**design/flow/design.v**
```verilog
module alu(
	output reg[16 - 1:0] 		data_out,
	output reg 						  		valid_out,
	output reg							  		cmd_out,
	input [16 - 1:0] 			data_in,
	input 							  			valid_in,
	input 							  			cmd_in,
	output reg 									 	amm_read,
	output reg[8 - 1:0] 		amm_address,
	input [8 - 1:0] 			amm_readdata,
	input 									 			amm_waitrequest,
	input[1:0] 							 			amm_response,
	input clk,
	input rst_n
	);
	localparam ST_READ_HEAD = 3'h0, ST_READ_PAYLOAD = 3'h1, ST_DECODE = 3'h2, ST_OP_CODE = 3'h3,
	           ST_ERROR = 3'h4, ST_SEND = 3'h5, ST_SEND2 = 3'h6;
	reg[7:0] date[63:0];
	reg      is_addr[63:0];
	reg[5:0] numar_val;
	reg[5:0] i;
	reg[3:0] operatie;
	reg[2:0] state;
	reg[11:0] rez;
	reg       err;
	wire[5:0] last = numar_val - 6'd1;
	wire[7:0] cur  = date[i];
	reg[11:0] rez_next;
	reg       op_err;
	always @(*) begin
		rez_next = rez;
		op_err   = 1'b0;
		case(operatie)
			4'd0: rez_next = rez + {4'h0, cur};
			4'd1: rez_next = (i == 6'd0) ? {4'h0, cur} : (rez & {4'h0, cur});
			4'd2: rez_next = rez | {4'h0, cur};
			4'd3: rez_next = rez ^ {4'h0, cur};
			4'd4: if(numar_val == 6'd1) rez_next = {4'h0, ~cur}; else op_err = 1'b1;
			4'd5: if(numar_val == 6'd1) rez_next = {4'h0, cur} + 12'd1; else op_err = 1'b1;
			4'd6: if(numar_val == 6'd1) rez_next = {4'h0, cur} - 12'd1; else op_err = 1'b1;
			4'd7: if(numar_val == 6'd1) rez_next = {4'h0, 8'd0 - cur}; else op_err = 1'b1;
			4'd8: if(numar_val == 6'd2) rez_next = {4'h0, date[0] >> date[1]}; else op_err = 1'b1;
			4'd9: if(numar_val == 6'd2) rez_next = {4'h0, date[0] << date[1]}; else op_err = 1'b1;
			default: op_err = 1'b1;
		endcase
	end
	always @(posedge clk) begin
		if(!rst_n) begin
			state     <= ST_READ_HEAD;
			valid_out <= 1'b0;
			cmd_out   <= 1'b0;
			data_out  <= 0;
			amm_read  <= 1'b0;
			amm_address <= 0;
			i         <= 0;
			numar_val <= 0;
			operatie  <= 0;
			rez       <= 0;
			err       <= 1'b0;
		end
		else begin
			case(state)
				ST_READ_HEAD: begin
					valid_out <= 1'b0;
					cmd_out   <= 1'b0;
					i         <= 0;
					err       <= 1'b0;
					if(valid_in && cmd_in) begin
						numar_val <= data_in[5:0];
						operatie  <= data_in[11:8];
						if(data_in[5:0] == 6'd0)
							state <= ST_ERROR;
						else
							state <= ST_READ_PAYLOAD;
					end
				end
				ST_READ_PAYLOAD: begin
					if(valid_in) begin
						date[i]    <= data_in[7:0];
						is_addr[i] <= data_in[8];
						i <= i + 6'd1;
						if(i == last) begin
							i     <= 0;
							state <= ST_DECODE;
						end
					end
				end
				ST_DECODE: begin  
					if(is_addr[i]) begin
						if(!amm_read) begin
							amm_read    <= 1'b1;
							amm_address <= cur;
						end
						else if(!amm_waitrequest) begin
							amm_read <= 1'b0;
							if(amm_response != 2'b00)
								state <= ST_ERROR;
							else begin
								date[i]    <= amm_readdata;
								is_addr[i] <= 1'b0;
								i <= i + 6'd1;
								if(i == last) begin
									i     <= 0;
									rez   <= 0;
									state <= ST_OP_CODE;
								end
							end
						end
					end
					else begin
						i <= i + 6'd1;
						if(i == last) begin
							i     <= 0;
							rez   <= 0;
							state <= ST_OP_CODE;
						end
					end
				end
				ST_OP_CODE: begin  
					rez <= rez_next;
					i   <= i + 6'd1;
					if(op_err)
						state <= ST_ERROR;
					else if(i == last)
						state <= ST_SEND;
				end
				ST_ERROR: begin
					rez   <= 12'hbad;
					err   <= 1'b1;
					state <= ST_SEND;
				end
				ST_SEND: begin
					data_out  <= {11'h0, err, operatie};
					valid_out <= 1'b1;
					cmd_out   <= 1'b1;
					state     <= ST_SEND2;
				end
				ST_SEND2: begin
					data_out <= {4'h0, rez};
					cmd_out  <= 1'b0;
					state    <= ST_READ_HEAD;
				end
				default: state <= ST_READ_HEAD;
			endcase
		end
	end
endmodule
```
**design/flow/run.sh**
```bash
#!/bin/bash
# the make line also repeats each setting of config.mk as NAME=value (left out here)
make -C /OpenROAD-flow-scripts/flow DESIGN_CONFIG=/design/flow/config.mk WORK_HOME=/design/flow/orfs CLKGATE_MAP_FILE= finish
```
**design/flow/config.mk**
```make
export PLATFORM = sky130hd
export DESIGN_NAME = alu
export DESIGN_NICKNAME = alu
export VERILOG_FILES = /design/flow/design.v
export SDC_FILE = /design/flow/constraint.sdc
export NUM_CORES = 4
export LEC_CHECK = 0
export CAP_MARGIN = 20
export CELL_PAD_IN_SITES_DETAIL_PLACEMENT = 2
export CORE_ASPECT_RATIO = 1.01
export CORE_MARGIN = 7
export CORE_UTILIZATION = 40
export CTS_CLUSTER_SIZE = 47
export MAX_ROUTING_LAYER = met4
export SLEW_MARGIN = 40
export TNS_END_PERCENT = 35
```
**design/flow/constraint.sdc**
```tcl
create_clock -name core_clock -period 5.0 [get_ports {clk}]
set_input_delay 1.0000 -clock core_clock [delete_from_list [all_inputs] [get_ports {clk}]]
set_output_delay 1.0000 -clock core_clock [all_outputs]
set_load 0.01 [all_outputs]
```
==> results.tsv, run 1 <==
metric	value	unit
status	complete, no violations	
route.detailed.drc	0	
path_clk_slew	0.06	ns
yosys.area_share.aoi	0.0661	
power-top-group	registers	
ir_worst_vdd	214	µV
grt_pass1_wl	140000	µm
ys_cells	1709	
min_period_over_period	0.957	
overflow	0	
fin_skew	0.0501	ns
grt_use_total	0.258	
synth_seq_share	0.671	
clk_latency	0.65	ns
simple_gate_share	0.0650	
first_global_vias	18716	
nNetsFinal	1937	
largest_area_cell	edfxtp_1	
drv_cap	0	
pre_cts_slack	0.169	ns
path_max_fanout	46	
drv_slew	0	
cts_buffers	71	
grt_start_max_net_pins	65	
r2r_end	rez[10]	
pg_seq	5850	µW
fmaxAchievable	0.209	GHz
root_buffer	clkbuf_16	
vias	17656	
hpwl	62900	µm
cpMostUsedCell	a21oi_1	
io_pins	58	
clock-sinks	641	
first_pass_iters	5	
openroad.warnings	42	
crit_chain	buf_4 > buf_12 > mux4_2 > mux2i_1 > a221oi_1 > buf_2 > a211oi_4 > inv_1 > ha_1 > fa_1 > a21o_1 > a21oi_1 > o21bai_1 > a21oi_1 > o21ai_0 > buf_4 > nand3_1 > a21oi_1 > o21ai_0 > a21oi_1	
ff_type	edfxtp_1	
antenna_left	0	
switchingPower	2710	µW
fill_cells	6197	
hp-start	valid_out	
wl_per_cell	35.8	µm
pwr-share-clk	0.456	
syn_inst	1709	
port_buffers	49	
clockBufferDepth	3	
area_growth	17.5	%
chip_area	76800	µm²
hold_ws	0.499	ns
seqPwrFrac	0.500	
maxSlewHeadroom	0.462	
synth.comb.largest_family	multiplexers	
p_per_area	359	nW/µm²
cp.depth	20	
common_cells	edfxtp_1, nor2_1, mux4_2	
edf_count	576	
drt_wl_total	101000	µm
cp-start-kind	register	
avgSynthCellArea	16.2	µm²
synthTopCellsByArea	edfxtp_1, mux4_2, dfxtp_1	
postLayoutCellArea	32600	µm²
hold_end	valid_out	
place_inst	2678	
ys_sh_xor	0.00822	
crit_family	AND-OR/OR-AND gates	
p_clk	5330	µW
hold_buffers	0	
row_count	96	
place_congestion	0.874	
cp_slowest_cell	dfxtp_4	
cts_tree	yes	
top_area_frac	0.624	
grt_antenna_before_repair	3	
crit_type	register to register	
p_int	8980	µW
hold_viol	0	
max_stage_delay	0.45	ns
ys_sh_adder	0.0111	
die_height	278	µm
p_comb_frac	0.044	
hold_path.class	register to register	
dpl-instance-area	30100	µm²
worst_setup_path_end_kind	register	
yosysUniqueCellTypes	86	
finalNonFillerCells	2824	
required	5.51	ns
comb_power	509	µW
fp_util	0.406	
worstPathArrival	5.30	ns
avgViaCountPerCell	6.25	
coreArea	68200	µm²
final.min_clock_period	4.79	ns
yosys.cell_count.top_type	edfxtp_1	
yosysWarnings	1	
rsz0062_at_grt	false	
htree_num_levels	3	
async_flop_share	0	
setup_ws	0.213	ns
syn-cell-area	27700	µm²
critPathBufInv	5	
reg2reg_slack	0.21	ns
synth_flops	641	
p_leak	0.0104	µW
die_w	276	µm
sw_frac_of_total	0.232	
worstMarginPinSlew	0.804	ns
synth.area.mux_share	0.149	
yosysChipArea	27700	µm²
drtIter0Drc	1984	
timing.critical_path.to	rez[10]	
reg2reg_depth	20	
hold_path_depth	2	
fin_tns_setup	0	ns
setup_violations	0	
layer usage:
metal / track usage / routed length, µm / up-vias
met2: 0.428 / 50800 / 918
met4: 0.101 / 4670 / 0
met1: 0.310 / 38300 / 9342
met5: - / 0 / -
li1: - / - / 7128
met3: 0.0492 / 7390 / 268
per-stage QoR:
stage                     total power, µW  utilization
after floorplan                      6240            -
after global placement               6410        0.440
after detailed placement             6440        0.441
after CTS                           11700        0.475
after global routing                11900        0.477
final                               11700        0.477
repair_timing:
| action | in CTS | in global routing |
|---|---|---|
| hold endpoints to repair | 0 | 0 |
| setup endpoints to repair | 0 | 3 |
| resized | 0 | 2 |
| buffers inserted | 0 | 12 |
cell type report:
class,count,area [µm²],share of cell area
Sequential cell,641,18600,0.572
Multi-Input combinational cell,922,8440,0.259
Timing Repair Buffer,205,1950,0.0598
Clock buffer,91,1920,0.0589
Tap cell,882,1100,0.0339
Clock inverter,39,374,0.0115
Inverter,41,155,0.00477
Antenna cell,3,7.51,0.000231
==> inputs of run 2 (changes only) <==
CELL_PAD_IN_SITES_DETAIL_PLACEMENT = default   (was 2)
CORE_ASPECT_RATIO = default   (was 1.01)
CORE_MARGIN = 2   (was 7)
CORE_UTILIZATION = 72   (was 40)
CTS_CLUSTER_DIAMETER = 306   (was default)
CTS_CLUSTER_SIZE = default   (was 47)
GPL_TIMING_DRIVEN = 1   (was default)
PLACE_DENSITY = 0.38   (was default)
SETUP_SLACK_MARGIN = 0.62   (was default)
SLEW_MARGIN = 25   (was 40)
TNS_END_PERCENT = default   (was 35)
clock period = 4.52 ns   (was 5.0 ns; I/O delays follow)
==> run 2 against run 1 <==
Via count rose by 18%. Cell count fell by 11%. First-iteration DRC count grew 130%. Fmax up 2.3%. Largest cell class unchanged. Critical path type unchanged. Now fails the layout checks on negative setup slack. Highest routed layer unchanged. Clock skew increased by 0.039 ns.
==> results.tsv, run 2 <==
metric	value	unit	change
reg2reg_depth	17		was 20
finalNonFillerCells	2507		was 2824
cts_tree	yes		unchanged
vias	20784		was 17.7k
cp-start-kind	register		unchanged
path_clk_slew	0.07	ns	was 0.06 ns
synth.area.mux_share	0.149		unchanged
switchingPower	2960	µW	was 2710 µW
htree_num_levels	2		was 3
fin_util	0.886		was 0.477
place_congestion	0.935		was 0.874
largest_area_cell	edfxtp_1		unchanged
coreArea	37800	µm²	was 68200 µm²
hold_end	rez[11]		was valid_out
ys_cells	1709		unchanged
critPathBufInv	4		was 5
min_period_over_period	1.04		was 0.957
clk_latency	0.69	ns	was 0.65 ns
p_comb_frac	0.062		was 0.044
pre_cts_slack	-0.0354	ns	was 0.169 ns
common_cells	edfxtp_1, nor2_1, mux4_2		unchanged
async_flop_share	0		unchanged
route.detailed.drc	0		unchanged
p_int	9500	µW	was 8980 µW
ys_sh_xor	0.00822		unchanged
setup_violations	7		was 0
yosys.cell_count.top_type	edfxtp_1		unchanged
check.faults	negative setup slack		
final.min_clock_period	4.68	ns	was 4.79 ns
synth_seq_share	0.671		unchanged
chip_area	40100	µm²	was 76800 µm²
p_clk	5220	µW	was 5330 µW
pwr-share-clk	0.419		was 0.456
overflow	0		unchanged
io_pins	58		unchanged
grt_pass1_wl	130000	µm	was 140000 µm
avgSynthCellArea	16.2	µm²	unchanged
synth_flops	641		unchanged
avgViaCountPerCell	8.29		was 6.25
edf_count	576		unchanged
cp.depth	17		was 20
yosysChipArea	27700	µm²	unchanged
pg_seq	6470	µW	was 5850 µW
crit_type	register to register		unchanged
r2r_end	rez[8]		was rez[10]
p_per_area	372	nW/µm²	was 359 nW/µm²
yosysUniqueCellTypes	86		unchanged
root_buffer	clkbuf_16		unchanged
hp-start	rez[11]		was valid_out
reg2reg_slack	-0.16	ns	was 0.21 ns
synth.comb.largest_family	multiplexers		unchanged
hpwl	46800	µm	was 62900 µm
path_max_fanout	14		was 46
sw_frac_of_total	0.238		was 0.232
drv_slew	0		unchanged
crit_family	AND-OR/OR-AND gates		unchanged
setup_ws	-0.159	ns	was 0.213 ns
drt_wl_total	110000	µm	was 101000 µm
simple_gate_share	0.0650		unchanged
drtIter0Drc	4655		was 1984
clock-sinks	641		unchanged
status	finished with violations		was complete, no violations
place_inst	2271		was 2678
worstMarginPinSlew	1.19	ns	was 0.804 ns
p_leak	0.0107	µW	was 0.0104 µW
nNetsFinal	1989		was 1937
fin_skew	0.0890	ns	was 0.0501 ns
fmaxAchievable	0.214	GHz	was 0.209 GHz
timing.critical_path.to	rez[8]		was rez[10]
fp_util	0.734		was 0.406
power-top-group	registers		unchanged
comb_power	774	µW	was 509 µW
area_growth	20.8	%	was 17.5%
hold_buffers	0		unchanged
yosys.area_share.aoi	0.0661		unchanged
seqPwrFrac	0.519		was 0.500
synthTopCellsByArea	edfxtp_1, mux4_2, dfxtp_1		unchanged
row_count	71		was 96
ys_sh_adder	0.0111		unchanged
drv_cap	0		unchanged
cpMostUsedCell	buf_4		was a21oi_1
clockBufferDepth	3		unchanged
yosysWarnings	1		unchanged
hold_path_depth	2		unchanged
rsz0062_at_grt	true		was false
syn_inst	1709		unchanged
required	5.02	ns	was 5.51 ns
grt_antenna_before_repair	12		was 3
grt_start_max_net_pins	65		unchanged
postLayoutCellArea	33500	µm²	was 32600 µm²
hold_path.class	register to register		unchanged
syn-cell-area	27700	µm²	unchanged
dpl-instance-area	29200	µm²	was 30100 µm²
die_w	200	µm	was 276 µm
ff_type	edfxtp_1		unchanged
cts_buffers	60		was 71
crit_chain	buf_4 > buf_4 > nand2_1 > a31oi_1 > nor4_2 > buf_4 > nor2_4 > buf_6 > ha_4 > a21oi_2 > o21bai_1 > a21oi_2 > o21ai_2 > xnor2_1 > nor3_1 > o21ai_1 > and3_1		was buf_4 > buf_12 > mux4_2 > mux2i_1 > a221oi_1 > buf_2 > a211oi_4 > inv_1 > ha_1 > fa_1 > a21o_1 > a21oi_1 > o21bai_1 > a21oi_1 > o21ai_0 > buf_4 > nand3_1 > a21oi_1 > o21ai_0 > a21oi_1
wl_per_cell	43.7	µm	was 35.8 µm
max_stage_delay	1.05	ns	was 0.45 ns
die_height	200	µm	was 278 µm
openroad.warnings	47		was 42
worstPathArrival	5.18	ns	was 5.30 ns
maxSlewHeadroom	0.200		was 0.462
first_pass_iters	17		was 5
port_buffers	49		unchanged
top_area_frac	0.624		unchanged
worst_setup_path_end_kind	register		unchanged
first_global_vias	17976		was 18.7k
hold_viol	0		unchanged
cp_slowest_cell	a31oi_1		was dfxtp_4
antenna_left	0		unchanged
grt_use_total	0.472		was 0.258
ir_worst_vdd	665	µV	was 214 µV
-- run 2: timing repair --
| item | in CTS | in global routing |
|---|---|---|
| gates cloned | 1 | 32 |
| pin swaps | 17 | 43 |
| buffers inserted | 29 | 50 |
| gates resized | 109 | 168 |
| setup endpoints to repair | 1176 | 1090 |
-- run 2: cell type report --
| class | instances | area (µm²) |
|---|---|---|
| Antenna cell | 18 | 45.0 |
| Clock buffer | 79 | 1580 |
| Clock inverter | 27 | 275 |
| Fill cell | 1273 | 4290 |
| Inverter | 41 | 156 |
| Multi-Input combinational cell | 926 | 9160 |
| Sequential cell | 641 | 18600 |
| Tap cell | 511 | 639 |
| Timing Repair Buffer | 264 | 3000 |
-- run 2: per-layer routing --
metal	wire length [µm]	vias up	GRT usage
met1	30500	9602	0.584
li1	-	7231	-
met5	0	-	-
met4	12800	0	0.259
met2	45900	2925	0.711
met3	20400	1026	0.140
-- run 2: metrics by stage --
step | TNS (ns) | hold slack, ns | power (µW)
floorplan | 0 | 0.445 | 6900
global placement | 0 | 0.466 | 7080
detailed placement | -0.0401 | 0.487 | 7090
CTS | 0 | 0.500 | 12000
global route | -0.265 | 0.504 | 12500
finish | -0.779 | 0.498 | 12500
==> inputs of run 3 (changes only) <==
CELL_PAD_IN_SITES_DETAIL_PLACEMENT = 2   (was default)
CORE_MARGIN = 9   (was 2)
CORE_UTILIZATION = 28   (was 72)
HOLD_SLACK_MARGIN = -0.06   (was default)
PLACE_DENSITY = 0.77   (was 0.38)
clock period = 4.99 ns   (was 4.52 ns; I/O delays follow)
==> run 3 against run 2 <==
The run now finishes clean. Highest routed layer unchanged. Register-to-register slack improved by 0.31 ns. Setup slack improved by 0.31 ns. Sequential power decreased by 9.4%. Synthesized area unchanged.
==> results.tsv, run 3 <==
metric	value	unit	change
status	complete, no violations		was finished with violations
die_height	333	µm	was 200 µm
grt_pass1_wl	166000	µm	was 130000 µm
ys_cells	1709		unchanged
final.min_clock_period	4.84	ns	was 4.68 ns
cpMostUsedCell	mux4_2		was buf_4
setup_violations	0		was 7
synth_flops	641		unchanged
drt_wl_total	122000	µm	was 110000 µm
hpwl	70300	µm	was 46800 µm
power-top-group	registers		unchanged
yosys.area_share.aoi	0.0661		unchanged
common_cells	edfxtp_1, nor2_1, mux4_2		unchanged
chip_area	111000	µm²	was 40100 µm²
cp_slowest_cell	a21oi_1		was a31oi_1
overflow	0		unchanged
antenna_left	0		unchanged
ys_sh_xor	0.00822		unchanged
drv_slew	0		unchanged
worstMarginPinSlew	1.09	ns	was 1.19 ns
worstPathArrival	5.27	ns	was 5.18 ns
drtIter0Drc	2707		was 4655
grt_antenna_before_repair	5		was 12
p_int	9030	µW	was 9500 µW
crit_chain	buf_12 > bufbuf_16 > mux4_2 > mux4_2 > mux2_2 > o2bb2ai_2 > a221o_2 > or2_0 > nand3b_1 > a21oi_1		was buf_4 > buf_4 > nand2_1 > a31oi_1 > nor4_2 > buf_4 > nor2_4 > buf_6 > ha_4 > a21oi_2 > o21bai_1 > a21oi_2 > o21ai_2 > xnor2_1 > nor3_1 > o21ai_1 > and3_1
hold_path.class	register to register		unchanged
cts_tree	yes		unchanged
grt_start_max_net_pins	65		unchanged
hp-start	amm_address[2]		was rez[11]
yosysChipArea	27700	µm²	unchanged
top_area_frac	0.624		unchanged
synthTopCellsByArea	edfxtp_1, mux4_2, dfxtp_1		unchanged
io_pins	58		unchanged
largest_area_cell	edfxtp_1		unchanged
clock-sinks	641		unchanged
cp-start-kind	register		unchanged
switchingPower	2890	µW	was 2960 µW
min_period_over_period	0.969		was 1.04
fp_util	0.284		was 0.734
yosys.cell_count.top_type	edfxtp_1		unchanged
required	5.42	ns	was 5.02 ns
comb_power	579	µW	was 774 µW
avgSynthCellArea	16.2	µm²	unchanged
first_pass_iters	6		was 17
area_growth	20.0	%	was 20.8%
path_max_fanout	15		was 14
path_clk_slew	0.07	ns	about the same
wl_per_cell	38.3	µm	was 43.7 µm
synth_seq_share	0.671		unchanged
worst_setup_path_end_kind	register		unchanged
hold_viol	0		unchanged
die_w	333	µm	was 200 µm
place_congestion	0.941		was 0.935
syn_inst	1709		unchanged
maxSlewHeadroom	0.276		was 0.200
finalNonFillerCells	3191		was 2507
seqPwrFrac	0.492		was 0.519
yosysWarnings	1		unchanged
first_global_vias	20459		was 18.0k
p_comb_frac	0.049		was 0.062
hold_path_depth	2		unchanged
crit_type	register to register		unchanged
port_buffers	49		unchanged
fin_tns_setup	0	ns	was -0.779 ns
row_count	114		was 71
reg2reg_depth	10		was 17
fin_util	0.341		was 0.886
clockBufferDepth	3		unchanged
grt_use_total	0.214		was 0.472
synth.comb.largest_family	multiplexers		unchanged
p_clk	5480	µW	was 5220 µW
cts_buffers	70		was 60
p_per_area	359	nW/µm²	was 372 nW/µm²
coreArea	97400	µm²	was 37800 µm²
yosysUniqueCellTypes	86		unchanged
openroad.warnings	45		was 47
async_flop_share	0		unchanged
crit_family	AND-OR/OR-AND gates		unchanged
clk_latency	0.68	ns	was 0.69 ns
critPathBufInv	2		was 4
edf_count	576		unchanged
syn-cell-area	27700	µm²	unchanged
htree_num_levels	3		was 2
drv_cap	0		unchanged
reg2reg_slack	0.15	ns	was -0.16 ns
max_stage_delay	0.87	ns	was 1.05 ns
fin_skew	0.0637	ns	was 0.0890 ns
route.detailed.drc	0		unchanged
cp.depth	10		was 17
sw_frac_of_total	0.243		was 0.238
simple_gate_share	0.0650		unchanged
place_inst	3028		was 2271
pg_seq	5860	µW	was 6470 µW
nNetsFinal	1908		was 1989
vias	19319		was 20.8k
pwr-share-clk	0.460		was 0.419
rsz0062_at_grt	true		unchanged
synth.area.mux_share	0.149		unchanged
ir_worst_vdd	241	µV	was 665 µV
hold_end	amm_address[2]		was rez[11]
ys_sh_adder	0.0111		unchanged
fmaxAchievable	0.207	GHz	was 0.214 GHz
root_buffer	clkbuf_16		unchanged
avgViaCountPerCell	6.05		was 8.29
ff_type	edfxtp_1		unchanged
p_leak	0.0102	µW	was 0.0107 µW
## run 3: metrics by stage
step                instance area, µm²  total power, µW  hold WS, ns  setup WS (ns)
floorplan                        27700             6250        0.445          0.637
global placement                 30100             6400        0.472          0.366
detailed placement               30100             6470        0.499         0.0595
CTS                              32900            11800        0.517          0.531
global route                     33200            12100        0.534          0.204
finish                           33200            11900        0.519          0.154
## run 3: area by class of cell
cell class / instances / area [µm²]
fillers: 9677 / 64200
flip-flops and latches: 641 / 18600
multi-input cells: 922 / 8770
clock buffers: 94 / 1920
repair buffers: 177 / 1820
well taps: 1276 / 1600
clock inverters: 32 / 360
inverters: 41 / 154
diodes: 8 / 20.0
## run 3: repair_timing
| item | CTS | global route |
|---|---|---|
| endpoints found under the hold margin | 0 | 0 |
| gates resized | 82 | 50 |
| endpoints found under the setup margin | 1174 | 730 |
| cloned | 3 | 1 |
| pin swaps | 5 | 6 |
| hold buffers | 0 | 0 |
| buffers inserted | 14 | 11 |
## run 3: per-layer routing
layer | wire, µm | GRT usage | share of wire
met2 | 57000 | 0.342 | 0.47
met4 | 10700 | 0.146 | 0.087
met1 | 41800 | 0.232 | 0.34
met3 | 12600 | 0.0580 | 0.10
met5 | 0 | - | 0
==> inputs of run 4 (changes only) <==
CELL_PAD_IN_SITES_DETAIL_PLACEMENT = default   (was 2)
CORE_MARGIN = 2   (was 9)
CORE_UTILIZATION = 66   (was 28)
CTS_CLUSTER_DIAMETER = default   (was 306)
CTS_CLUSTER_SIZE = 42   (was default)
GPL_TIMING_DRIVEN = default   (was 1)
HOLD_SLACK_MARGIN = default   (was -0.06)
MAX_ROUTING_LAYER = default   (was met4)
PLACE_DENSITY = default   (was 0.77)
SETUP_SLACK_MARGIN = default   (was 0.62)
SLEW_MARGIN = 20   (was 25)
clock period = 2.56 ns   (was 4.99 ns; I/O delays follow)
==> run 4 against run 3 <==
Now fails the layout checks on negative setup slack. Synthesized area stayed put. Non-clock buffer count up 212. Flip-flop count stayed put. Critical path depth increased by 8. Total power grew 77%. Core utilization grew 47 points. Sequential power increased by 95%. Critical path type unchanged. Largest power group unchanged.
==> results.tsv, run 4 <==
metric	value	unit	change
grt_pass1_wl	121000	µm	was 166000 µm
crit_family	AND-OR/OR-AND gates		unchanged
drtIter0Drc	2602		was 2707
clockBufferDepth	3		unchanged
place_inst	2509		was 3028
die_height	209	µm	was 333 µm
crit_type	register to register		unchanged
top_area_frac	0.624		unchanged
sw_frac_of_total	0.222		was 0.243
synth.area.mux_share	0.149		unchanged
hp-start	data_in[10]		was amm_address[2]
yosys.area_share.aoi	0.0661		unchanged
p_comb_frac	0.053		was 0.049
max_stage_delay	0.53	ns	was 0.87 ns
power-top-group	registers		unchanged
pwr-share-clk	0.405		was 0.460
syn_inst	1709		unchanged
switchingPower	4680	µW	was 2890 µW
fp_util	0.665		was 0.284
synthTopCellsByArea	edfxtp_1, mux4_2, dfxtp_1		unchanged
route.detailed.drc	0		unchanged
fin_skew	0.0330	ns	was 0.0637 ns
hold_path_depth	3		was 2
avgViaCountPerCell	7.01		was 6.05
largest_area_cell	edfxtp_1		unchanged
finalNonFillerCells	2647		was 3191
nNetsFinal	2110		was 1908
yosys.cell_count.top_type	edfxtp_1		unchanged
first_global_vias	17991		was 20.5k
async_flop_share	0		unchanged
drt_wl_total	86300	µm	was 122000 µm
grt_antenna_before_repair	6		was 5
timing.critical_path.to	rez[9]		
drv_slew	0		unchanged
path_clk_slew	0.07	ns	about the same
critPathBufInv	3		was 2
seqPwrFrac	0.541		was 0.492
chip_area	43600	µm²	was 111000 µm²
p_per_area	622	nW/µm²	was 359 nW/µm²
root_buffer	clkbuf_16		unchanged
busiest_layer	met2		unchanged
ff_type	edfxtp_1		unchanged
postLayoutCellArea	33900	µm²	was 33200 µm²
hold_viol	0		unchanged
worst_setup_path_end_kind	register		unchanged
io_pins	58		unchanged
fmaxAchievable	0.254	GHz	was 0.207 GHz
path_max_fanout	12		was 15
comb_power	1130	µW	was 579 µW
vias	18564		was 19.3k
antenna_left	0		unchanged
final.min_clock_period	3.94	ns	was 4.84 ns
check.faults	negative setup slack		
fin_util	0.814		was 0.341
synth.comb.largest_family	multiplexers		unchanged
wl_per_cell	32.6	µm	was 38.3 µm
met3_usage	0.0905		was 0.0580
crit_chain	buf_4 > bufbuf_16 > mux4_2 > mux2i_1 > o22ai_1 > nand2_1 > and3_4 > buf_4 > ha_1 > a21o_1 > a21oi_2 > o21bai_1 > a21oi_2 > o21ai_2 > a21oi_2 > o21ai_1 > a21oi_1 > nor3b_1		was buf_12 > bufbuf_16 > mux4_2 > mux4_2 > mux2_2 > o2bb2ai_2 > a221o_2 > or2_0 > nand3b_1 > a21oi_1
grt_use_total	0.387		was 0.214
overflow	0		unchanged
place_congestion	0.950		was 0.941
die_w	209	µm	was 333 µm
maxSlewHeadroom	0.242		was 0.276
met1_usage	0.528		was 0.232
syn-cell-area	27700	µm²	unchanged
first_pass_iters	7		was 6
reg2reg_depth	18		was 10
p_leak	0.0112	µW	was 0.0102 µW
openroad.warnings	49		was 45
grt_start_max_net_pins	65		unchanged
ys_cells	1709		unchanged
cp-start-kind	register		unchanged
hpwl	52300	µm	was 70300 µm
cp.depth	18		was 10
ys_sh_adder	0.0111		unchanged
pg_seq	11400	µW	was 5860 µW
row_count	75		was 114
r2r_end	rez[9]		
required	3.07	ns	was 5.42 ns
hold_ws	0.460	ns	was 0.519 ns
rsz0062_at_grt	true		unchanged
synth_flops	641		unchanged
cpMostUsedCell	a21oi_2		was mux4_2
yosysWarnings	1		unchanged
p_int	16400	µW	was 9030 µW
port_buffers	49		unchanged
setup_violations	1188		was 0
hold_path.class	primary input to register		was register to register
yosysUniqueCellTypes	86		unchanged
coreArea	41700	µm²	was 97400 µm²
common_cells	edfxtp_1, nor2_1, mux4_2		unchanged
worstMarginPinSlew	1.13	ns	was 1.09 ns
cts_buffers	60		was 70
synth_seq_share	0.671		unchanged
hold_end	operatie[2]		was amm_address[2]
hold_buffers	0		unchanged
simple_gate_share	0.0650		unchanged
worstPathArrival	4.45	ns	was 5.27 ns
avgSynthCellArea	16.2	µm²	unchanged
drv_cap	0		unchanged
yosysChipArea	27700	µm²	unchanged
clock-sinks	641		unchanged
status	finished with violations		was complete, no violations
p_clk	8550	µW	was 5480 µW
reg2reg_slack	-1.38	ns	was 0.15 ns
pre_cts_slack	-1.51	ns	was 0.0595 ns
clk_latency	0.65	ns	was 0.68 ns
ys_sh_xor	0.00822		unchanged
htree_num_levels	2		was 3
setup_ws	-1.38	ns	was 0.154 ns
use_met2	0.607		was 0.342
cts_tree	yes		unchanged
min_period_over_period	1.54		was 0.969
dpl-instance-area	31300	µm²	was 30100 µm²
ir_worst_vdd	747	µV	was 241 µV
cp_slowest_cell	mux4_2		was a21oi_1
area_growth	22.4	%	was 20.0%
edf_count	576		unchanged
## run 4: metrics by stage
stage	total power [µW]	TNS (ns)
final	21100	-1327.87
after global routing	21400	-1372.61
after CTS	20900	-1319.62
after detailed placement	12700	-1443.68
after global placement	12600	-1402.98
after floorplan	12200	-709.68
## run 4: layout make-up
| class | instances | area (µm²) |
|---|---|---|
| sequential | 641 | 18600 |
| multi-input combinational | 922 | 8870 |
| fill | 2088 | 7760 |
| timing repair buffer | 389 | 3780 |
| clock buffer | 79 | 1570 |
| tap | 539 | 674 |
| clock inverter | 32 | 225 |
| inverter | 41 | 154 |
| antenna | 4 | 10.0 |
## run 4: repair_timing
item / 4_1_cts / 5_1_grt
setup buffers: 10 / 10
resized: 69 / 82
cloned: 2 / 1
pin swaps: 6 / 10
setup endpoints to repair: 1188 / 1188
## run 4: metal layers
metal | vias to the layer above | wire length [µm]
li1 | 7483 | -
met1 | 9185 | 30400
met2 | 1556 | 40000
met3 | 336 | 11000
met4 | 4 | 4820
met5 | - | 28
==> inputs of run 5 (changes only) <==
ABC_AREA = 0   (was default)
CELL_PAD_IN_SITES_DETAIL_PLACEMENT = 0   (was default)
CELL_PAD_IN_SITES_GLOBAL_PLACEMENT = 2   (was default)
CORE_UTILIZATION = 19   (was 66)
CTS_CLUSTER_SIZE = default   (was 42)
GPL_ROUTABILITY_DRIVEN = 0   (was default)
GPL_TIMING_DRIVEN = 0   (was default)
PLACE_DENSITY_LB_ADDON = 0.26   (was default)
SETUP_SLACK_MARGIN = 0.48   (was default)
SLEW_MARGIN = 40   (was 20)
TNS_END_PERCENT = 100   (was default)
clock period = 5.33 ns   (was 2.56 ns; I/O delays follow)
==> run 5 against run 4 <==
Now clean on timing, DRC and antenna. Clock skew about the same. Non-clock buffer count decreased by 193. Flip-flop count unchanged. Count of clock-buffer cells in the layout increased by 14. Sequential share of layout area decreased by 1.0 points. Largest power group unchanged. Critical path type unchanged. Design area increased by 1.9%. Setup slack improved by 1.8 ns. Worst hold slack improved by 0.030 ns. Core utilization decreased by 58 points. Die area increased to 3.4 times the previous value. Combinational power decreased by 55%. Global-route usage decreased by 25 points.
==> results.tsv, run 5 <==
metric	value	unit	change
cts_buffers	75		was 60
yosys.cell_count.top_type	edfxtp_1		unchanged
die_height	386	µm	was 209 µm
crit_family	AND-OR/OR-AND gates		unchanged
grt_antenna_before_repair	1		was 6
common_cells	edfxtp_1, nor2_1, mux4_2		unchanged
worstMarginPinSlew	0.944	ns	was 1.13 ns
p_int	9010	µW	was 16400 µW
maxSlewHeadroom	0.371		was 0.242
largest_area_cell	edfxtp_1		unchanged
yosysUniqueCellTypes	86		unchanged
grt_use_total	0.135		was 0.387
synth.area.mux_share	0.149		unchanged
port_buffers	48		was 49
htree_num_levels	3		was 2
dpl-instance-area	30900	µm²	was 31300 µm²
fin_util	0.238		was 0.814
synth_flops	641		unchanged
synth.comb.largest_family	multiplexers		unchanged
route.detailed.drc	0		unchanged
io_pins	58		unchanged
chip_area	149000	µm²	was 43600 µm²
rsz0062_at_grt	true		unchanged
synthTopCellsByArea	edfxtp_1, mux4_2, dfxtp_1		unchanged
place_inst	3684		was 2509
hold_buffers	0		unchanged
timing.critical_path.to	rez[8]		was rez[9]
simple_gate_share	0.0650		unchanged
vias	16646		was 18.6k
sw_frac_of_total	0.215		was 0.222
setup_violations	0		was 1188
drtIter0Drc	1420		was 2602
fp_util	0.191		was 0.665
clock-sinks	641		unchanged
grt_start_max_net_pins	65		unchanged
drv_slew	0		unchanged
clockBufferDepth	3		unchanged
cpMostUsedCell	buf_16		was a21oi_2
first_global_vias	16948		was 18.0k
reg2reg_depth	23		was 18
drv_cap	0		unchanged
ys_cells	1709		unchanged
critPathBufInv	8		was 3
coreArea	145000	µm²	was 41700 µm²
openroad.warnings	44		was 49
top_layer_used	met4		was met5
fmaxAchievable	0.205	GHz	was 0.254 GHz
path_clk_slew	0.06	ns	was 0.07 ns
crit_chain	buf_6 > buf_12 > buf_16 > buf_16 > buf_16 > buf_16 > mux4_2 > a22oi_2 > nand4_1 > a211oi_4 > buf_12 > clkinvlp_4 > ha_4 > fa_2 > a21o_1 > a21oi_2 > o21bai_1 > a21oi_2 > o21ai_2 > xnor2_1 > nor3_1 > o21ai_0 > and3_1		was buf_4 > bufbuf_16 > mux4_2 > mux2i_1 > o22ai_1 > nand2_1 > and3_4 > buf_4 > ha_1 > a21o_1 > a21oi_2 > o21bai_1 > a21oi_2 > o21ai_2 > a21oi_2 > o21ai_1 > a21oi_1 > nor3b_1
dr_wl_met3	4880	µm	was 11000 µm
fin_skew	0.0329	ns	was 0.0330 ns
r2r_end	rez[8]		was rez[9]
final.min_clock_period	4.87	ns	was 3.94 ns
p_comb_frac	0.044		was 0.053
ys_sh_xor	0.00822		unchanged
wl_per_cell	26.3	µm	was 32.6 µm
overflow	0		unchanged
reg2reg_slack	0.46	ns	was -1.38 ns
p_clk	5480	µW	was 8550 µW
wl_met1	45400	µm	was 30400 µm
seqPwrFrac	0.478		was 0.541
nNetsFinal	1932		was 2110
yosysWarnings	1		unchanged
worstPathArrival	5.39	ns	was 4.45 ns
ff_type	edfxtp_1		unchanged
required	5.85	ns	was 3.07 ns
synth_seq_share	0.671		unchanged
avgSynthCellArea	16.2	µm²	unchanged
hp-start	amm_address[7]		was data_in[10]
row_count	140		was 75
comb_power	507	µW	was 1130 µW
root_buffer	clkbuf_16		unchanged
hold_path_depth	2		was 3
clk_latency	0.65	ns	about the same
p_per_area	332	nW/µm²	was 622 nW/µm²
wl_met2	49100	µm	was 40000 µm
ir_worst_vdd	175	µV	was 747 µV
cp-start-kind	register		unchanged
hold_viol	0		unchanged
syn-cell-area	27700	µm²	unchanged
area_growth	24.7	%	was 22.4%
finalNonFillerCells	3855		was 2647
hold_end	amm_address[7]		was operatie[2]
switchingPower	2470	µW	was 4680 µW
ys_sh_adder	0.0111		unchanged
async_flop_share	0		unchanged
min_period_over_period	0.914		was 1.54
hold_ws	0.491	ns	was 0.460 ns
syn_inst	1709		unchanged
max_stage_delay	0.62	ns	was 0.53 ns
top_area_frac	0.624		unchanged
die_w	386	µm	was 209 µm
grt_pass1_wl	140000	µm	was 121000 µm
worst_setup_path_end_kind	register		unchanged
power-top-group	registers		unchanged
cp_slowest_cell	mux4_2		unchanged
hold_path.class	register to register		was primary input to register
fill_cells	14965		was 2088
edf_count	576		unchanged
pwr-share-clk	0.478		was 0.405
first_pass_iters	5		was 7
yosysChipArea	27700	µm²	unchanged
avgViaCountPerCell	4.32		was 7.01
yosys.area_share.aoi	0.0661		unchanged
path_max_fanout	6		was 12
status	complete, no violations		was finished with violations
postLayoutCellArea	34500	µm²	was 33900 µm²
cp.depth	23		was 18
crit_type	register to register		unchanged
cts_tree	yes		unchanged
hpwl	68500	µm	was 52300 µm
pg_seq	5490	µW	was 11400 µW
antenna_left	0		unchanged
p_leak	0.0104	µW	was 0.0112 µW
drt_wl_total	101000	µm	was 86300 µm
run 5: stage by stage:
stage | total power, µW | setup slack, ns | TNS, ns
floorplan | 5850 | 0.792 | 0
global placement | 6050 | -1.74 | -316.08
detailed placement | 6060 | -1.67 | -12.22
CTS | 11600 | 0.358 | 0
global route | 11800 | 0.286 | 0
finish | 11500 | 0.459 | 0
run 5: metal layers:
metal  track usage  vias up
met5       0.00552        -
li1              -     7164
met4        0.0298        0
met3        0.0237      115
met1         0.180     8894
met2         0.227      473
run 5: layout make-up:
class	instances	area, µm²	area share
diodes	1	2.50	0.0000725
repair buffers	88	855	0.0247
flip-flops and latches	641	18600	0.539
multi-input cells	922	8920	0.258
clock inverters	44	643	0.0186
plain buffers	108	972	0.0282
inverters	41	158	0.00457
clock buffers	93	1990	0.0575
well taps	1917	2400	0.0695
run 5: timing repair:
action / CTS / global route
buffers inserted: 21 / 10
setup endpoints to repair: 121 / 302
gates resized: 111 / 48
pin swaps: 6 / 11
endpoints found under the hold margin: 0 / 0
==> inputs of run 6 (changes only) <==
ABC_AREA = default   (was 0)
CELL_PAD_IN_SITES_DETAIL_PLACEMENT = default   (was 0)
CELL_PAD_IN_SITES_GLOBAL_PLACEMENT = default   (was 2)
CORE_UTILIZATION = 70   (was 19)
CTS_CLUSTER_SIZE = 34   (was default)
GPL_ROUTABILITY_DRIVEN = default   (was 0)
GPL_TIMING_DRIVEN = default   (was 0)
PLACE_DENSITY_LB_ADDON = default   (was 0.26)
SETUP_SLACK_MARGIN = 0.71   (was 0.48)
SLEW_MARGIN = 20   (was 40)
TNS_END_PERCENT = default   (was 100)
clock period = 2.73 ns   (was 5.33 ns; I/O delays follow)
==> run 6 against run 5 <==
The flow now stops in global routing. Die area shrank 72%. Synthesized cell count is the same. Synthesized area is the same.
==> results.tsv, run 6 <==
metric	value	unit	change
largest_area_cell	edfxtp_1		unchanged
clock-sinks	641		unchanged
simple_gate_share	0.0650		unchanged
row_count	72		was 140
top_area_frac	0.624		unchanged
yosysWarnings	1		unchanged
synth_flops	641		unchanged
synth.comb.largest_family	multiplexers		unchanged
die_w	203	µm	was 386 µm
ys_cells	1709		unchanged
root_buffer	clkbuf_16		unchanged
yosys.cell_count.top_type	edfxtp_1		unchanged
edf_count	576		unchanged
clockBufferDepth	3		unchanged
synth_seq_share	0.671		unchanged
fp_util	0.713		was 0.191
place_congestion	0.946		
syn_inst	1709		unchanged
common_cells	edfxtp_1, nor2_1, mux4_2		unchanged
io_pins	58		unchanged
pre_cts_slack	-1.39	ns	was -1.67 ns
coreArea	38800	µm²	was 145000 µm²
ff_type	edfxtp_1		unchanged
ys_sh_xor	0.00822		unchanged
lastStage	global routing		
synth.area.mux_share	0.149		unchanged
async_flop_share	0		unchanged
port_buffers	49		was 48
syn-cell-area	27700	µm²	unchanged
htree_num_levels	2		was 3
yosysUniqueCellTypes	86		unchanged
hold_buffers	0		unchanged
hpwl	53900	µm	was 68500 µm
status	did not finish		was complete, no violations
avgSynthCellArea	16.2	µm²	unchanged
yosysChipArea	27700	µm²	unchanged
chip_area	41200	µm²	was 149000 µm²
die_height	203	µm	was 386 µm
synthTopCellsByArea	edfxtp_1, mux4_2, dfxtp_1		unchanged
yosys.area_share.aoi	0.0661		unchanged
place_inst	2458		was 3684
ys_sh_adder	0.0111		unchanged
cts_buffers	59		was 75
## run 6: what timing repair did
item | CTS
pin swaps | 20
setup endpoints to repair | 1213
resized | 163
gates cloned | 2
setup buffers | 20
## run 6: through the flow
step | area (µm²) | hold slack (ns) | setup TNS [ns]
after floorplan | 27800 | 0.445 | -508.52
after global placement | 31000 | 0.471 | -1186.88
after detailed placement | 31000 | 0.475 | -1253.60
after CTS | 33800 | 0.483 | -1083.29
==> inputs of run 7 (changes only) <==
CELL_PAD_IN_SITES_DETAIL_PLACEMENT = 0   (was default)
CORE_ASPECT_RATIO = 1.01   (was default)
CORE_MARGIN = 7   (was 2)
CORE_UTILIZATION = 53   (was 70)
CTS_CLUSTER_SIZE = 47   (was 34)
MAX_ROUTING_LAYER = met4   (was default)
SETUP_SLACK_MARGIN = default   (was 0.71)
SLEW_MARGIN = 30   (was 20)
TNS_END_PERCENT = 35   (was default)
clock period = 5.0 ns   (was 2.73 ns; I/O delays follow)
==> run 7 against run 6 <==
The run now finishes clean. Die area is 43% higher. Synthesized area unchanged. Synthesized cell count did not move.
==> results.tsv, run 7 <==
metric	value	unit	change
chip_area	58900	µm²	was 41200 µm²
path_max_fanout	29		
power	11000	µW	
hold_path.class	register to register		
maxSlewHeadroom	0.322		
top_area_frac	0.624		unchanged
hold_path_depth	2		
rsz0062_at_grt	false		
yosysWarnings	1		unchanged
route.detailed.drc	0		
fin_skew	0.0294	ns	
overflow	0		
yosys.cell_count.top_type	edfxtp_1		unchanged
worstMarginPinSlew	1.01	ns	
async_flop_share	0		unchanged
clk_latency	0.61	ns	
first_pass_iters	5		
pre_cts_slack	0.250	ns	was -1.39 ns
drv_cap	0		
postLayoutCellArea	31600	µm²	
path_clk_slew	0.06	ns	
synth_seq_share	0.671		unchanged
cts_buffers	68		was 59
clock-sinks	641		unchanged
p_leak	0.00990	µW	
avgSynthCellArea	16.2	µm²	unchanged
power-top-group	registers		
seq_area	18600	µm²	
setup_violations	0		
hp-start	numar_val[5]		
nNetsFinal	1886		
crit_type	register to register		
grt_start_max_net_pins	65		
status	complete, no violations		was did not finish
comb_power	445	µW	
hpwl	47700	µm	was 53900 µm
synth.comb.largest_family	multiplexers		unchanged
worst_setup_path_end_kind	register		
area_growth	14.0	%	
cts_tree	yes		
wl_per_cell	28.4	µm	
ys_cells	1709		unchanged
port_buffers	49		unchanged
io_pins	58		unchanged
root_buffer	clkbuf_16		unchanged
grt_antenna_before_repair	1		
htree_num_levels	3		was 2
edf_count	576		unchanged
drv_slew	0		
hold_viol	0		
dpl-instance-area	29400	µm²	was 31000 µm²
grt_pass1_wl	107000	µm	
reg2reg_slack	0.23	ns	
synth_flops	641		unchanged
switchingPower	2320	µW	
cp_slowest_cell	a2111oi_0		
fin_tns_setup	0	ns	
row_count	84		was 72
reg2reg_depth	19		
p_int	8690	µW	
max_stage_delay	0.69	ns	
yosysUniqueCellTypes	86		unchanged
cp-start-kind	register		
ys_sh_adder	0.0111		unchanged
drt_wl_total	72900	µm	
avgViaCountPerCell	6.26		
worstPathArrival	5.26	ns	
vias	16068		
drtIter0Drc	1376		
coreArea	51800	µm²	was 38800 µm²
yosysChipArea	27700	µm²	unchanged
grt_use_total	0.255		
required	5.49	ns	
r2r_end	rez[8]		
seqPwrFrac	0.532		
syn-cell-area	27700	µm²	unchanged
pwr-share-clk	0.428		
sw_frac_of_total	0.211		
hold_end	numar_val[5]		
crit_chain	buf_12 > buf_12 > buf_4 > mux4_1 > o22ai_1 > a22o_1 > a2111oi_0 > buf_4 > nor2_2 > ha_1 > a21o_1 > a21oi_1 > o21bai_1 > a21oi_1 > o21ai_0 > xnor2_1 > nor3_1 > o21ai_0 > and3_1		
openroad.warnings	42		
place_congestion	0.914		was 0.946
crit_family	AND-OR/OR-AND gates		
timing.critical_path.to	rez[8]		
antennaDiodeCount	0		
ff_type	edfxtp_1		unchanged
synthTopCellsByArea	edfxtp_1, mux4_2, dfxtp_1		unchanged
p_comb_frac	0.040		
p_per_area	349	nW/µm²	
critPathBufInv	4		
syn_inst	1709		unchanged
pg_seq	5850	µW	
die_w	241	µm	was 203 µm
setup_ws	0.231	ns	
p_clk	4710	µW	
fill_cells	3922		
antenna_left	0		
largest_area_cell	edfxtp_1		unchanged
logic_area	8440	µm²	
min_period_over_period	0.954		
fmaxAchievable	0.210	GHz	
common_cells	edfxtp_1, nor2_1, mux4_2		unchanged
simple_gate_share	0.0650		unchanged
die_height	244	µm	was 203 µm
synth.area.mux_share	0.149		unchanged
fp_util	0.535		was 0.713
clockBufferDepth	3		unchanged
ys_sh_xor	0.00822		unchanged
ir_worst_vdd	318	µV	
first_global_vias	15904		
yosys.area_share.aoi	0.0661		unchanged
cp.depth	19		
final.min_clock_period	4.77	ns	
==> run 7: stage by stage <==
| stage | hold WS (ns) | instances | utilization |
|---|---|---|---|
| 2_1_floorplan | 0.445 | 1712 | - |
| 4_1_cts | 0.485 | 2560 | 0.607 |
| 3_5_place_dp | 0.478 | 2443 | 0.567 |
| 3_3_place_gp | 0.475 | 2443 | 0.566 |
| 5_1_grt | 0.523 | 2566 | 0.609 |
| 6_report | 0.483 | 2566 | 0.609 |
==> run 7: repair_timing <==
item                                    CTS  global route
endpoints found under the setup margin    0             1
gates resized                             0             0
hold buffers                              0             0
buffers inserted                          0             6
==> run 7: metal layers <==
layer  global-route usage  vias up  wire length, µm
met3               0.0416      135             4480
li1                     -     7031                -
met2                0.402      605            35600
met4               0.0733        0             2050
met1                0.344     8297            30800
met5                    -        -                0
==> run 7: layout make-up <==
type                            instances  area share
Inverter                               41     0.00487
Timing Repair Buffer                  157      0.0456
Clock inverter                         33     0.00876
Tap cell                              688      0.0273
Sequential cell                       641       0.589
Clock buffer                           84      0.0571
Multi-Input combinational cell        922       0.267
==> inputs of run 8 (changes only) <==
CAP_MARGIN = 25   (was 20)
CELL_PAD_IN_SITES_DETAIL_PLACEMENT = 1   (was 0)
CORE_ASPECT_RATIO = 1.08   (was 1.01)
CORE_MARGIN = 10   (was 7)
CORE_UTILIZATION = 46   (was 53)
CTS_CLUSTER_DIAMETER = 360   (was default)
CTS_CLUSTER_SIZE = default   (was 47)
GPL_ROUTABILITY_DRIVEN = 1   (was default)
GPL_TIMING_DRIVEN = 0   (was default)
MIN_ROUTING_LAYER = met2   (was default)
PLACE_DENSITY = 0.78   (was default)
SLEW_MARGIN = 20   (was 30)
TNS_END_PERCENT = default   (was 35)
clock period = 4.2 ns   (was 5.0 ns; I/O delays follow)
==> run 8 against run 7 <==
Worst hold slack better by 0.030 ns. Die area is 20% higher. Now fails the layout checks on negative setup slack. Synthesized cell count stayed put. Non-clock buffer count is 99 higher. Critical endpoint unchanged. Cell count is 9.8% higher. Via count is 48% higher. Sequential power is 19% higher. Design area is 7.9% higher. Total power is 26% higher. Register-to-register slack worse by 0.80 ns.
==> results.tsv, run 8 <==
metric	value	unit	change
status	finished with violations		was complete, no violations
check.faults	negative setup slack		
overflow	0		unchanged
fmaxAchievable	0.210	GHz	about the same
seqPwrFrac	0.502		was 0.532
cp-start-kind	register		unchanged
drtIter0Drc	6708		was 1376
vias	23858		was 16.1k
synth.area.mux_share	0.149		unchanged
path_max_fanout	15		was 29
die_height	275	µm	was 244 µm
yosys.cell_count.top_type	edfxtp_1		unchanged
synthTopCellsByArea	edfxtp_1, mux4_2, dfxtp_1		unchanged
first_global_vias	27014		was 15.9k
htree_num_levels	3		unchanged
worstPathArrival	5.31	ns	was 5.26 ns
grt_antenna_before_repair	9		was 1
row_count	93		was 84
timing.critical_path.to	rez[8]		unchanged
switchingPower	3170	µW	was 2320 µW
max_stage_delay	0.42	ns	was 0.69 ns
openroad.warnings	49		was 42
reg2reg_depth	21		was 19
synth_seq_share	0.671		unchanged
antenna_left	0		unchanged
fin_skew	0.0557	ns	was 0.0294 ns
yosysWarnings	1		unchanged
p_clk	6150	µW	was 4710 µW
ys_sh_xor	0.00822		unchanged
nNetsFinal	1984		was 1886
largest_area_cell	edfxtp_1		unchanged
reg2reg_slack	-0.57	ns	was 0.23 ns
cts_tree	yes		unchanged
hold_path_depth	2		unchanged
clock-sinks	641		unchanged
drt_wl_total	107000	µm	was 72900 µm
p_leak	0.0107	µW	was 0.00990 µW
common_cells	edfxtp_1, nor2_1, mux4_2		unchanged
r2r_end	rez[8]		unchanged
power-top-group	registers		unchanged
hold_viol	0		unchanged
crit_chain	buf_8 > buf_12 > buf_6 > clkbuf_8 > mux4_2 > o22ai_4 > nor4_4 > a211oi_4 > buf_6 > inv_4 > ha_4 > fa_2 > a21o_1 > a21oi_2 > o21bai_2 > a21oi_2 > o21ai_2 > xnor2_1 > nor3_1 > o21ai_1 > and3_1		was buf_12 > buf_12 > buf_4 > mux4_1 > o22ai_1 > a22o_1 > a2111oi_0 > buf_4 > nor2_2 > ha_1 > a21o_1 > a21oi_1 > o21bai_1 > a21oi_1 > o21ai_0 > xnor2_1 > nor3_1 > o21ai_0 > and3_1
logic_area	9470	µm²	was 8440 µm²
simple_gate_share	0.0650		unchanged
hold_end	cmd_out		was numar_val[5]
io_pins	58		unchanged
pg_seq	6960	µW	was 5850 µW
root_buffer	clkbuf_16		unchanged
rsz0062_at_grt	true		was false
yosys.area_share.aoi	0.0661		unchanged
synth_flops	641		unchanged
p_per_area	407	nW/µm²	was 349 nW/µm²
edf_count	576		unchanged
grt_use_total	0.469		was 0.255
critPathBufInv	6		was 4
hp-start	cmd_out		was numar_val[5]
hold_buffers	0		unchanged
cp_slowest_cell	dfxtp_1		was a2111oi_0
setup_violations	775		was 0
wl_per_cell	37.9	µm	was 28.4 µm
min_period_over_period	1.14		was 0.954
fin_tns_setup	-106.49	ns	was 0 ns
sw_frac_of_total	0.229		was 0.211
drv_cap	0		unchanged
grt_pass1_wl	148000	µm	was 107000 µm
ys_cells	1709		unchanged
comb_power	761	µW	was 445 µW
cp.depth	21		was 19
first_pass_iters	30		was 5
fp_util	0.464		was 0.535
port_buffers	48		was 49
crit_family	AND-OR/OR-AND gates		unchanged
clk_latency	0.66	ns	was 0.61 ns
hold_path.class	register to register		unchanged
final.min_clock_period	4.77	ns	about the same
seq_area	18600	µm²	about the same
chip_area	70400	µm²	was 58900 µm²
yosysUniqueCellTypes	86		unchanged
place_congestion	1.08		was 0.914
cts_buffers	66		was 68
hpwl	63800	µm	was 47700 µm
p_int	10700	µW	was 8690 µW
avgViaCountPerCell	8.47		was 6.26
avgSynthCellArea	16.2	µm²	unchanged
area_growth	23.0	%	was 14.0%
async_flop_share	0		unchanged
top_area_frac	0.624		unchanged
crit_type	register to register		unchanged
die_w	256	µm	was 241 µm
syn-cell-area	27700	µm²	unchanged
worstMarginPinSlew	1.14	ns	was 1.01 ns
clockBufferDepth	3		unchanged
fill_cells	5410		was 3922
synth.comb.largest_family	multiplexers		unchanged
path_clk_slew	0.06	ns	about the same
drv_slew	0		unchanged
ir_worst_vdd	400	µV	was 318 µV
worst_setup_path_end_kind	register		unchanged
fin_util	0.571		was 0.609
ys_sh_adder	0.0111		unchanged
maxSlewHeadroom	0.242		was 0.322
route.detailed.drc	0		unchanged
yosysChipArea	27700	µm²	unchanged
p_comb_frac	0.055		was 0.040
syn_inst	1709		unchanged
pwr-share-clk	0.443		was 0.428
grt_start_max_net_pins	65		unchanged
required	4.74	ns	was 5.49 ns
ff_type	edfxtp_1		unchanged
coreArea	59700	µm²	was 51800 µm²
setup_ws	-0.572	ns	was 0.231 ns
run 8: what timing repair did:
item	CTS	global route
buffers inserted	62	31
setup endpoints to repair	1182	1174
gates resized	326	64
endpoints found under the hold margin	0	0
pin swaps	36	20
gates cloned	1	1
run 8: per-stage QoR:
stage	setup slack [ns]	hold WS, ns	power [µW]	area, µm²	std cells
floorplan	0.0332	0.445	7430	27700	1712
detailed placement	-2.27	0.500	7670	29400	2578
global placement	-2.19	0.472	7650	29200	2567
CTS	-0.319	0.512	13600	33400	2751
finish	-0.572	0.513	13900	34100	2818
global route	-0.584	0.535	14100	34100	2813
run 8: layer usage:
layer	GRT usage	vias up	wire length (µm)
li1	-	7204	-
met4	0.217	0	15800
met5	-	-	0
met3	0.534	1327	41300
met2	0.532	7953	49800
met1	-	7374	0
run 8: final cells by class:
cell class	instances	share of cell area
buffer	107	0.0348
timing repair buffer	149	0.0416
tap	807	0.0296
antenna	38	0.00279
inverter	41	0.00481
clock buffer	77	0.0509
multi-input combinational	923	0.278
clock inverter	35	0.0119
sequential	641	0.546
==> inputs of run 9 (changes only) <==
CAP_MARGIN = 5   (was 25)
CELL_PAD_IN_SITES_DETAIL_PLACEMENT = default   (was 1)
CORE_ASPECT_RATIO = default   (was 1.08)
CORE_MARGIN = 2   (was 10)
CORE_UTILIZATION = 69   (was 46)
CTS_CLUSTER_DIAMETER = 29   (was 360)
CTS_CLUSTER_SIZE = 41   (was default)
GPL_ROUTABILITY_DRIVEN = default   (was 1)
GPL_TIMING_DRIVEN = default   (was 0)
MAX_ROUTING_LAYER = default   (was met4)
MIN_ROUTING_LAYER = default   (was met2)
PLACE_DENSITY = default   (was 0.78)
SETUP_SLACK_MARGIN = 0.9   (was default)
SLEW_MARGIN = 40   (was 20)
clock period = 3.91 ns   (was 4.2 ns; I/O delays follow)
==> run 9 against run 8 <==
The run now fails in global routing. Synthesized area unchanged. Die area down 41%. Synthesized cell count did not move.
==> results.tsv, run 9 <==
metric	value	unit	change
ys_cells	1709		unchanged
status	did not finish		was finished with violations
hpwl	49100	µm	was 63800 µm
edf_count	576		unchanged
synth.comb.largest_family	multiplexers		unchanged
io_pins	58		unchanged
ys_sh_adder	0.0111		unchanged
top_area_frac	0.624		unchanged
row_count	73		was 93
clockBufferDepth	3		unchanged
largest_area_cell	edfxtp_1		unchanged
yosys.area_share.aoi	0.0661		unchanged
avgSynthCellArea	16.2	µm²	unchanged
lastStage	global routing		
ys_sh_xor	0.00822		unchanged
ff_type	edfxtp_1		unchanged
clock-sinks	641		unchanged
dpl-instance-area	30300	µm²	was 29400 µm²
die_w	204	µm	was 256 µm
synthTopCellsByArea	edfxtp_1, mux4_2, dfxtp_1		unchanged
cts_buffers	112		was 66
synth_flops	641		unchanged
coreArea	39600	µm²	was 59700 µm²
async_flop_share	0		unchanged
synth.area.mux_share	0.149		unchanged
pre_cts_slack	-0.296	ns	was -2.27 ns
chip_area	41800	µm²	was 70400 µm²
yosysUniqueCellTypes	86		unchanged
fp_util	0.699		was 0.464
yosysWarnings	1		unchanged
syn_inst	1709		unchanged
yosys.cell_count.top_type	edfxtp_1		unchanged
die_height	204	µm	was 275 µm
simple_gate_share	0.0650		unchanged
synth_seq_share	0.671		unchanged
place_inst	2386		was 2578
syn-cell-area	27700	µm²	unchanged
yosysChipArea	27700	µm²	unchanged
common_cells	edfxtp_1, nor2_1, mux4_2		unchanged
port_buffers	49		was 48
hold_buffers	0		unchanged
root_buffer	clkbuf_16		unchanged
htree_num_levels	3		unchanged
place_congestion	0.922		was 1.08
## run 9: metrics by stage
| step | TNS (ns) | utilization |
|---|---|---|
| floorplan | -0.301 | - |
| global placement | -64.62 | 0.763 |
| detailed placement | -88.55 | 0.765 |
| CTS | -1.19 | 0.883 |
## run 9: repair_timing
item,4_1_cts
gates resized,85
buffers inserted,29
pin swaps,14
cloned,3
setup endpoints to repair,1188
==> inputs of run 10 (changes only) <==
CAP_MARGIN = 35   (was 5)
CELL_PAD_IN_SITES_DETAIL_PLACEMENT = 2   (was default)
CELL_PAD_IN_SITES_GLOBAL_PLACEMENT = 2   (was default)
CORE_ASPECT_RATIO = 0.82   (was default)
CORE_UTILIZATION = 67   (was 69)
CTS_CLUSTER_DIAMETER = default   (was 29)
CTS_CLUSTER_SIZE = 65   (was 41)
GPL_ROUTABILITY_DRIVEN = 1   (was default)
MIN_ROUTING_LAYER = met2   (was default)
PLACE_DENSITY_LB_ADDON = 0.27   (was default)
SETUP_SLACK_MARGIN = 0.26   (was 0.9)
SLEW_MARGIN = 10   (was 40)
TNS_END_PERCENT = 50   (was default)
clock period = 3.29 ns   (was 3.91 ns; I/O delays follow)
==> run 10 against run 9 <==
The run fails in detailed placement. Synthesized cell count did not move. Synthesized area stayed put. Die area increased by 2.9%.
==> results.tsv, run 10 <==
metric	value	unit	change
status	did not finish		unchanged
yosys.cell_count.top_type	edfxtp_1		unchanged
ys_sh_xor	0.00822		unchanged
lastStage	detailed placement		was global routing
synth.comb.largest_family	multiplexers		unchanged
synth_flops	641		unchanged
yosysChipArea	27700	µm²	unchanged
yosysUniqueCellTypes	86		unchanged
yosys.area_share.aoi	0.0661		unchanged
die_height	188	µm	was 204 µm
async_flop_share	0		unchanged
edf_count	576		unchanged
chip_area	43000	µm²	was 41800 µm²
yosysWarnings	1		unchanged
ys_sh_adder	0.0111		unchanged
syn-cell-area	27700	µm²	unchanged
common_cells	edfxtp_1, nor2_1, mux4_2		unchanged
error_message	[ERROR DPL-0033] detailed placement checks failed during check placement.		
port_buffers	49		unchanged
place_congestion	1.04		was 0.922
row_count	67		was 73
top_area_frac	0.624		unchanged
synth_seq_share	0.671		unchanged
avgSynthCellArea	16.2	µm²	unchanged
fp_util	0.679		was 0.699
synthTopCellsByArea	edfxtp_1, mux4_2, dfxtp_1		unchanged
ys_cells	1709		unchanged
simple_gate_share	0.0650		unchanged
io_pins	58		unchanged
synth.area.mux_share	0.149		unchanged
die_w	229	µm	was 204 µm
syn_inst	1709		unchanged
largest_area_cell	edfxtp_1		unchanged
ff_type	edfxtp_1		unchanged
coreArea	40800	µm²	was 39600 µm²
## run 10: metrics by stage
stage                   area [µm²]  instances
after global placement       31300       2496
after floorplan              27800       1712
==> inputs of run 11 (changes only) <==
CAP_MARGIN = 5   (was 35)
CELL_PAD_IN_SITES_DETAIL_PLACEMENT = default   (was 2)
CELL_PAD_IN_SITES_GLOBAL_PLACEMENT = default   (was 2)
CORE_ASPECT_RATIO = default   (was 0.82)
CORE_UTILIZATION = 66   (was 67)
CTS_CLUSTER_SIZE = 41   (was 65)
GPL_ROUTABILITY_DRIVEN = default   (was 1)
MIN_ROUTING_LAYER = default   (was met2)
PLACE_DENSITY_LB_ADDON = default   (was 0.27)
SETUP_SLACK_MARGIN = 0.9   (was 0.26)
SLEW_MARGIN = 40   (was 10)
TNS_END_PERCENT = default   (was 50)
clock period = 3.42 ns   (was 3.29 ns; I/O delays follow)
==> run 11 against run 10 <==
Now fails the layout checks on negative setup slack. Synthesized area unchanged. Synthesized cell count did not move. Die area grew 1.5%.
==> results.tsv, run 11 <==
metric	value	unit	change
place_inst	2446		
cts_buffers	66		
setup_ws	-0.723	ns	
switchingPower	3680	µW	
drv_cap	0		
rsz0062_at_grt	true		
route.detailed.drc	0		
path_max_fanout	8		
reg2reg_depth	23		
avgSynthCellArea	16.2	µm²	unchanged
synth_flops	641		unchanged
vias	18743		
hpwl	49600	µm	
fp_util	0.665		was 0.679
pg_seq	8550	µW	
first_pass_iters	5		
overflow	0		
async_flop_share	0		unchanged
check.faults	negative setup slack		
maxSlewHeadroom	0.325		
htree_num_levels	3		
edf_count	576		unchanged
max_stage_delay	0.38	ns	
simple_gate_share	0.0650		unchanged
hold_path.class	register to register		
grt_antenna_before_repair	1		
io_pins	58		unchanged
yosysWarnings	1		unchanged
worstMarginPinSlew	1.01	ns	
crit_family	buffers and inverters		
ir_worst_vdd	645	µV	
fin_skew	0.0339	ns	
root_buffer	clkbuf_16		
p_leak	0.0115	µW	
clk_latency	0.62	ns	
synth.comb.largest_family	multiplexers		unchanged
openroad.warnings	48		
ys_sh_adder	0.0111		unchanged
p_per_area	478	nW/µm²	
p_int	13000	µW	
nNetsFinal	2098		
grt_use_total	0.367		
ys_cells	1709		unchanged
chip_area	43600	µm²	was 43000 µm²
drv_slew	0		
r2r_end	rez[9]		
crit_type	register to register		
cpMostUsedCell	buf_4		
syn_inst	1709		unchanged
pwr-share-clk	0.432		
hold_path_depth	2		
grt_start_max_net_pins	65		
syn-cell-area	27700	µm²	unchanged
drt_wl_total	88100	µm	
hold_viol	0		
drtIter0Drc	3022		
crit_chain	buf_12 > buf_12 > buf_12 > buf_8 > buf_4 > buf_4 > or3_1 > a41oi_2 > a2111oi_1 > buf_4 > nor2_4 > buf_4 > inv_2 > ha_1 > buf_4 > a21oi_2 > o21bai_4 > a21oi_2 > o21ai_2 > a21oi_4 > o21ai_1 > a21oi_1 > nor3b_2		
comb_power	911	µW	
wl_per_cell	33.4	µm	
yosys.area_share.aoi	0.0661		unchanged
final.min_clock_period	4.14	ns	
area_growth	25.8	%	
clockBufferDepth	3		
antenna_left	0		
power	16700	µW	
critPathBufInv	10		
sw_frac_of_total	0.221		
path_clk_slew	0.06	ns	
cts_tree	yes		
place_congestion	0.931		was 1.04
avgViaCountPerCell	7.11		
cp.depth	23		
first_global_vias	17340		
clock-sinks	641		
setup_violations	1187		
top_area_frac	0.624		unchanged
synth_seq_share	0.671		unchanged
port_buffers	49		unchanged
hold_end	rez[11]		
reg2reg_slack	-0.72	ns	
grt_pass1_wl	116000	µm	
finalNonFillerCells	2636		
status	finished with violations		was did not finish
ff_type	edfxtp_1		unchanged
yosysChipArea	27700	µm²	unchanged
min_period_over_period	1.21		
coreArea	41700	µm²	was 40800 µm²
worstPathArrival	4.62	ns	
p_clk	7200	µW	
synth.area.mux_share	0.149		unchanged
fmaxAchievable	0.241	GHz	
power-top-group	registers		
yosysUniqueCellTypes	86		unchanged
seqPwrFrac	0.513		
row_count	75		was 67
timing.critical_path.to	rez[9]		
cp_slowest_cell	dfxtp_4		
required	3.90	ns	
common_cells	edfxtp_1, nor2_1, mux4_2		unchanged
cp-start-kind	register		
yosys.cell_count.top_type	edfxtp_1		unchanged
hp-start	rez[11]		
die_height	209	µm	was 188 µm
worst_setup_path_end_kind	register		
synthTopCellsByArea	edfxtp_1, mux4_2, dfxtp_1		unchanged
largest_area_cell	edfxtp_1		unchanged
p_comb_frac	0.055		
die_w	209	µm	was 229 µm
ys_sh_xor	0.00822		unchanged
[run 11: per-layer routing]
layer | global-route usage | wire length [µm] | part of all wire
met1 | 0.521 | 30700 | 0.35
met2 | 0.568 | 41000 | 0.47
met3 | 0.0876 | 11800 | 0.13
met4 | 0.134 | 4560 | 0.052
met5 | 0 | 9 | 0.00010
[run 11: area by class of cell]
type	count	area (µm²)
tap	539	674
sequential	641	18600
clock inverter	34	298
clock buffer	87	1810
timing repair buffer	364	3960
inverter	41	159
multi-input combinational	929	9340
fill	1923	6810
antenna	1	2.50
[run 11: timing repair]
action / CTS / global route
hold buffers: 0 / 0
pin swaps: 13 / 60
setup buffers: 4 / 39
setup endpoints to repair: 1188 / 1188
resized: 65 / 206
cloned: 2 / 23
[run 11: through the flow]
stage	instance area, µm²	TNS [ns]	hold WS (ns)	util	worst slack (ns)
finish	34900	-550.50	0.475	0.837	-0.723
global route	34900	-591.65	0.505	0.836	-0.861
CTS	33200	-284.56	0.482	0.797	-0.577
detailed placement	30800	-433.60	0.474	0.740	-0.744
global placement	30700	-447.91	0.471	0.737	-0.801
floorplan	27800	-3.60	0.445	-	-0.703
Power and IR drop assume default switching activity.
